// reuleaux
module reuleaux(input logic clk, input logic rst_n, input logic [2:0] colour,
                input logic [7:0] centre_x, input logic [6:0] centre_y, input logic [7:0] diameter,
                input logic start, output logic done,
                output logic [7:0] vga_x, output logic [6:0] vga_y,
                output logic [2:0] vga_colour, output logic vga_plot);
     logic [7:0] offset_y;
     logic load_offset_y;
     logic reset_offset_y;
     logic [7:0] offset_x;
     logic load_offset_x;
     logic reset_offset_x;
     logic signed [9:0] crit;
     logic load_crit_a;
     logic load_crit_b;
     logic reset_crit;
     logic [7:0] c_x3;                                       
     assign c_x3 = centre_x;
     logic [6:0] c_y3;                                       
     logic [50:0] c_y3_temp;
     assign c_y3_temp = (centre_y - ((diameter * 30'b100010011010011010101001111101) / 30'b111011100110101100101000000000));
    logic [50:0] c_y3_temp_2;
    assign c_y3_temp_2 = c_y3_temp[50] ? -c_y3_temp : c_y3_temp;
     assign c_y3 = c_y3_temp_2[6:0];
     logic [7:0] c_x1;                                       
     assign c_x1 = (centre_x + diameter/8'b00000010);
     logic [6:0] c_y1;                                       
     logic [50:0] c_y1_temp; 
     assign c_y1_temp = (centre_y + ((diameter * 30'b010001001101001101010100111110) / 30'b111011100110101100101000000000));
     assign c_y1 = c_y1_temp[6:0];
     logic [7:0] c_x2;                                       
     logic [50:0] c_x2_temp;
     logic [50:0] c_x2_temp_2;
     assign c_x2_temp = (centre_x - diameter/8'b00000010);
  ...
Size: roughly 32 flip-flops, about 0.039 mm^2 of cells after synthesis.
clock: 59.9 ns
lec_check: 0
abc_area: 1
cap_margin: 10
cell_pad_in_sites_detail_placement: 0
cell_pad_in_sites_global_placement: 1
core_aspect_ratio: 0.92
core_margin: 2
core_utilization: 72
cts_cluster_size: 98
gpl_routability_driven: 0
gpl_timing_driven: 1
min_routing_layer: met2
setup_slack_margin: 5.0
slew_margin: 0
run.sh (not shown) runs the stock make flow with config.mk's settings and CLKGATE_MAP_FILE=.
The first run failed in global placement without I/O (3_1_place_gp_skip_io) on GPL-0301.
Then changed:
==> flow/config.mk (replaced) <==
export PLATFORM = sky130hd
export DESIGN_NAME = reuleaux
export DESIGN_NICKNAME = reuleaux
export VERILOG_FILES = /design/flow/design.v
export SDC_FILE = /design/flow/constraint.sdc
export NUM_CORES = 4
export LEC_CHECK = 0
export ABC_AREA = 1
export CAP_MARGIN = 20
export CORE_MARGIN = 2
export CORE_UTILIZATION = 66
export CTS_CLUSTER_DIAMETER = 206
export CTS_CLUSTER_SIZE = 98
export PLACE_DENSITY = 0.37
export SETUP_SLACK_MARGIN = 5.0
export SLEW_MARGIN = 20
==> flow/constraint.sdc (replaced) <==
create_clock -name core_clock -period 21.8 [get_ports {clk}]
set_input_delay 4.3600 -clock core_clock [delete_from_list [all_inputs] [get_ports {clk}]]
set_output_delay 4.3600 -clock core_clock [all_outputs]
set_load 0.01 [all_outputs]
With this change the flow failed in global routing (5_1_grt).
Synthesized area is unchanged.
Die area went up by 8.9%.
Synthesized cell count is unchanged.
Then changed:
--- a/flow/config.mk
+++ b/flow/config.mk
@@ -8 +7,0 @@
-export ABC_AREA = 1
@@ -12,3 +10,0 @@
-export CTS_CLUSTER_DIAMETER = 206
-export CTS_CLUSTER_SIZE = 98
-export PLACE_DENSITY = 0.37
==> flow/constraint.sdc (replaced) <==
create_clock -name core_clock -period 34.7 [get_ports {clk}]
set_input_delay 6.9400 -clock core_clock [delete_from_list [all_inputs] [get_ports {clk}]]
set_output_delay 6.9400 -clock core_clock [all_outputs]
set_load 0.01 [all_outputs]
After rerunning: The new run finished clean. Area after synthesis drops by 8.3%. Synthesized cell count went down by 26%. Die area shrinks by 8.1%.
Then changed:
--- a/flow/config.mk
+++ b/flow/config.mk
@@ -10,2 +10 @@
-export CORE_UTILIZATION = 66
-export SETUP_SLACK_MARGIN = 5.0
+export CORE_UTILIZATION = 35
==> flow/constraint.sdc (replaced) <==
create_clock -name core_clock -period 39.2 [get_ports {clk}]
set_input_delay 7.8400 -clock core_clock [delete_from_list [all_inputs] [get_ports {clk}]]
set_output_delay 7.8400 -clock core_clock [all_outputs]
set_load 0.01 [all_outputs]
After rerunning: Via count came out lower by a little under a tenth; final area came out lower by a few percent; non-clock buffer count came out lower by 272; sequential share of layout area came out higher by 0.15 points; utilization came out lower by 40 points.
Then changed:
--- a/flow/config.mk
+++ b/flow/config.mk
@@ -10 +10 @@
-export CORE_UTILIZATION = 35
+export CORE_UTILIZATION = 18
==> flow/constraint.sdc (replaced) <==
create_clock -name core_clock -period 47.8 [get_ports {clk}]
set_input_delay 9.5600 -clock core_clock [delete_from_list [all_inputs] [get_ports {clk}]]
set_output_delay 9.5600 -clock core_clock [all_outputs]
set_load 0.01 [all_outputs]
Non-clock buffer count shrinks by 105.
Worst setup slack is better by 0.69 ns.
Cell count grows by about a fifth.
Final area grows slightly.
Then changed:
--- a/flow/config.mk
+++ b/flow/config.mk
@@ -10 +10 @@
-export CORE_UTILIZATION = 18
+export CORE_UTILIZATION = 40
==> flow/constraint.sdc (replaced) <==
create_clock -name core_clock -period 40.0 [get_ports {clk}]
set_input_delay 8.0000 -clock core_clock [delete_from_list [all_inputs] [get_ports {clk}]]
set_output_delay 8.0000 -clock core_clock [all_outputs]
set_load 0.01 [all_outputs]
Outcome: Routed wire length came out lower by 4.1%. Cell area shrinks by 2.7%. Global-route usage rose by 14 points. Utilization went up by 23 points. Via count decreases by 0.66%. Clock-buffer cell count rises by 1. Non-clock buffer count came out higher by 73. Critical path depth rises by 1. Flip-flop count is unchanged.

========
Starting RTL as in the previous note.
==> flow/config.mk <==
export PLATFORM = sky130hd
export DESIGN_NAME = reuleaux
export DESIGN_NICKNAME = reuleaux
export VERILOG_FILES = /design/flow/design.v
export SDC_FILE = /design/flow/constraint.sdc
export NUM_CORES = 4
export LEC_CHECK = 0
export ABC_AREA = 1
export CAP_MARGIN = 15
export CELL_PAD_IN_SITES_GLOBAL_PLACEMENT = 0
export CORE_ASPECT_RATIO = 0.98
export CORE_MARGIN = 2
export CORE_UTILIZATION = 65
export CTS_CLUSTER_DIAMETER = 358
export CTS_CLUSTER_SIZE = 43
export GPL_ROUTABILITY_DRIVEN = 1
export GPL_TIMING_DRIVEN = 1
export HOLD_SLACK_MARGIN = -0.09
export SLEW_MARGIN = 0
==> flow/constraint.sdc <==
create_clock -name core_clock -period 30.7 [get_ports {clk}]
set_input_delay 6.1400 -clock core_clock [delete_from_list [all_inputs] [get_ports {clk}]]
set_output_delay 6.1400 -clock core_clock [all_outputs]
set_load 0.01 [all_outputs]
The first run completed with no timing, DRC or antenna violations.
Edit:
Settings changed: ABC_AREA 1 to 0, CELL_PAD_IN_SITES_GLOBAL_PLACEMENT 0 to 3, CORE_ASPECT_RATIO 0.98 to 1.11, CORE_UTILIZATION 65 to 29, CTS_CLUSTER_DIAMETER 358 to unset, CTS_CLUSTER_SIZE 43 to 98, HOLD_SLACK_MARGIN -0.09 to unset, PLACE_DENSITY_LB_ADDON set to 0.19, SETUP_SLACK_MARGIN set to 5.0.
Effect: The changed run finished but failed the layout checks on setup timing; worst setup slack degrades by 2000 ps; count of clock-buffer cells in the layout does not change; cell area increases by 18%.
Edit:
Settings changed: ABC_AREA 0 to 1, CELL_PAD_IN_SITES_GLOBAL_PLACEMENT 3 to 1, CTS_CLUSTER_DIAMETER set to 221, PLACE_DENSITY set to 0.84, PLACE_DENSITY_LB_ADDON 0.19 to unset, SETUP_SLACK_MARGIN 5.0 to -0.69, TNS_END_PERCENT set to 40.
After rerunning: The changed run produced a clean layout. Flip-flop count is unchanged. Routed wire length falls by 8.9%. Utilization falls by 6.8 points. Final area falls by 8.4%. Final cell count rises by 14%. Global-route usage falls by 4.1 points.
Edit:
Settings changed: CELL_PAD_IN_SITES_GLOBAL_PLACEMENT 1 to 0, CORE_UTILIZATION 29 to 72, CTS_CLUSTER_DIAMETER 221 to 222, CTS_CLUSTER_SIZE 98 to 56, PLACE_DENSITY 0.84 to 0.6, SETUP_SLACK_MARGIN -0.69 to 5.0, TNS_END_PERCENT 40 to unset.
Clock period 30.7 ns to 26.5 ns, I/O delays scaled along.
Now the flow failed in clock tree synthesis (4_1_cts) with DPL-0033.
Synthesized cell count is unchanged.
Synthesized area does not change.
Die size drops by well over a third.
Edit:
Settings changed: ABC_AREA 1 to 0, CORE_UTILIZATION 72 to 58, CTS_CLUSTER_DIAMETER 222 to unset, CTS_CLUSTER_SIZE 56 to 29, PLACE_DENSITY 0.6 to unset, PLACE_DENSITY_LB_ADDON set to 0.19, SETUP_SLACK_MARGIN 5.0 to unset, SLEW_MARGIN 0 to 40.
Clock period 26.5 ns to 30.7 ns, I/O delays scaled along.
Now the flow finished with setup timing left; area after synthesis went down by 8.3%; die size is higher by 14%; synthesized cell count is lower by 26%.
